==> inputs of run F <==
==> flow/design.v <==
`timescale 1ns / 1ps
module div_iter (
  input div_clk,
  input resetn,
  input div,
  input div_signed,
  input [31:0] x,
  input [31:0] y,
  output [31:0]s,
  output [31:0] r,
  output reg complete
  );
  wire s_sign;
  wire r_sign;
  wire [31:0] x_abs;
  wire [31:0] y_abs;
  assign s_sign = div_signed ? (x[31] ^ y[31]) : 1'b0;
  assign r_sign = div_signed ? x[31] : 1'b0;
  assign x_abs  = div_signed ? (x[31] ? ~x + 32'd1 : x) : x;
  assign y_abs  = div_signed ? (y[31] ? ~y + 32'd1 : y) : y;
  wire [63:0] op_x_tmp;
  wire [32:0] op_x_high;
  wire        op_x_update;
  wire [32:0] sub_res;
  wire [31:0] r_tmp;
  wire [31:0] s_tmp1;
  reg  [63:0] op_x;
  reg  [32:0] op_y;
  reg  [5:0]  count;
  reg  [31:0] s_tmp;
  always @ ( posedge div_clk )
  begin
    if(!resetn)
    begin
      complete <= 1'b0;
      count    <= 6'd0;
      s_tmp    <= 32'd0;
    end
    else if(div&&!complete)
    begin
      if(count == 6'd0)
      begin
        op_x <= {32'd0,x_abs};
        op_y <= {1'b0,y_abs};
      end
      else if(op_x_update)
      begin
        op_x <= {sub_res,op_x_tmp[30:0]};
      end
      else if(!op_x_update)
        op_x <= op_x_tmp;
      count <= count == 6'd32 ? 6'd0 : count + 6'd1;
      complete <= count == 6'd32 ? 1'b1 : complete;
      s_tmp <= {s_tmp1[31:1],op_x_update};
    end
    else if(complete)
      complete <= 1'b0;
  end
assign s_tmp1 = (count == 6'd0) ? s_tmp : s_tmp << 1;
assign op_x_tmp = (count == 6'd0 || count == 6'd1) ? op_x : op_x << 1;
assign op_x_high = op_x_tmp[63:31];
assign sub_res = op_x_high + ~op_y + 1;
assign op_x_update = ~sub_res[32];
assign r_tmp = complete ? op_x[62:31] : 32'd0;
assign s = div_signed ? (s_sign ? ~s_tmp + 32'd1 : s_tmp) : s_tmp;
assign r = div_signed ? (r_sign ? ~r_tmp + 32'd1 : r_tmp) : r_tmp;
endmodule  
==> flow/run.sh <==
#!/bin/bash
# the make line also repeats each setting of config.mk as NAME=value (left out here)
make -C /OpenROAD-flow-scripts/flow DESIGN_CONFIG=/design/flow/config.mk WORK_HOME=/design/flow/orfs CLKGATE_MAP_FILE= finish
==> flow/config.mk <==
export PLATFORM = sky130hd
export DESIGN_NAME = div_iter
export DESIGN_NICKNAME = div_iter
export VERILOG_FILES = /design/flow/design.v
export SDC_FILE = /design/flow/constraint.sdc
export NUM_CORES = 4
export LEC_CHECK = 0
export ABC_AREA = 1
export CAP_MARGIN = 20
export CELL_PAD_IN_SITES_DETAIL_PLACEMENT = 2
export CELL_PAD_IN_SITES_GLOBAL_PLACEMENT = 1
export CORE_ASPECT_RATIO = 0.5
export CORE_MARGIN = 2
export CORE_UTILIZATION = 48
export CTS_CLUSTER_DIAMETER = 122
export CTS_CLUSTER_SIZE = 45
export GPL_ROUTABILITY_DRIVEN = 1
export GPL_TIMING_DRIVEN = 1
export MAX_ROUTING_LAYER = met5
export MIN_ROUTING_LAYER = met1
export PLACE_DENSITY = 0.4
export SETUP_SLACK_MARGIN = 1.2
export SLEW_MARGIN = 30
export TNS_END_PERCENT = 30
==> flow/constraint.sdc <==
create_clock -name core_clock -period 7.6 [get_ports {div_clk}]
set_input_delay 1.5200 -clock core_clock [delete_from_list [all_inputs] [get_ports {div_clk}]]
set_output_delay 1.5200 -clock core_clock [all_outputs]
set_load 0.01 [all_outputs]
==> run M: changes against run F <==
- ABC_AREA: 1 -> default
- CELL_PAD_IN_SITES_DETAIL_PLACEMENT: 2 -> default
- CELL_PAD_IN_SITES_GLOBAL_PLACEMENT: 1 -> default
- CORE_ASPECT_RATIO: 0.5 -> default
- CORE_UTILIZATION: 48 -> 72
- CTS_CLUSTER_DIAMETER: 122 -> default
- CTS_CLUSTER_SIZE: 45 -> default
- GPL_ROUTABILITY_DRIVEN: 1 -> default
- GPL_TIMING_DRIVEN: 1 -> default
- MAX_ROUTING_LAYER: met5 -> default
- MIN_ROUTING_LAYER: met1 -> default
- PLACE_DENSITY: 0.4 -> 0.92
- SETUP_SLACK_MARGIN: 1.2 -> default
- SLEW_MARGIN: 30 -> 20
- TNS_END_PERCENT: 30 -> default
==> flow/constraint.sdc (replaced) <==
create_clock -name core_clock -period 4.4 [get_ports {div_clk}]
set_input_delay 0.8800 -clock core_clock [delete_from_list [all_inputs] [get_ports {div_clk}]]
set_output_delay 0.8800 -clock core_clock [all_outputs]
set_load 0.01 [all_outputs]
==> run B: changes against run F <==
- ABC_AREA: 1 -> default
- CELL_PAD_IN_SITES_DETAIL_PLACEMENT: 2 -> default
- CELL_PAD_IN_SITES_GLOBAL_PLACEMENT: 1 -> default
- CORE_ASPECT_RATIO: 0.5 -> default
- CORE_UTILIZATION: 48 -> 72
- CTS_CLUSTER_DIAMETER: 122 -> default
- CTS_CLUSTER_SIZE: 45 -> 36
- GPL_ROUTABILITY_DRIVEN: 1 -> default
- GPL_TIMING_DRIVEN: 1 -> default
- MAX_ROUTING_LAYER: met5 -> default
- MIN_ROUTING_LAYER: met1 -> default
- PLACE_DENSITY: 0.4 -> 0.82
- SETUP_SLACK_MARGIN: 1.2 -> default
- SLEW_MARGIN: 30 -> 20
- TNS_END_PERCENT: 30 -> default
==> flow/constraint.sdc (replaced) <==
create_clock -name core_clock -period 3.99 [get_ports {div_clk}]
set_input_delay 0.7980 -clock core_clock [delete_from_list [all_inputs] [get_ports {div_clk}]]
set_output_delay 0.7980 -clock core_clock [all_outputs]
set_load 0.01 [all_outputs]
==> run C: changes against run F <==
- CELL_PAD_IN_SITES_DETAIL_PLACEMENT: 2 -> default
- CTS_CLUSTER_DIAMETER: 122 -> default
- MAX_ROUTING_LAYER: met5 -> default
- MIN_ROUTING_LAYER: met1 -> met2
==> notes <==
- Run B died in global routing (5_1_grt). Run M completed and failed the layout checks on negative setup slack. Run C completed without violations. Run F aborted during detailed placement (3_5_place_dp) on DPL-0033.
- Of run C and run M, run M has the higher utilization (gap 34 points).
- Of run C and run M, run C has the higher count of clock-buffer cells in the layout (gap 3).
- Between run M and run C, the lower clock skew is in run C (gap 0.0013 ns).
- Of run M and run C, run M has the higher critical path depth (gap 6).
- Final area: run C is higher than run M (7.7%).
- In run C the final cell count is higher than in run M, by 39%.
- Between run C and run M, the lower worst setup slack is in run M (gap 1.7 ns).
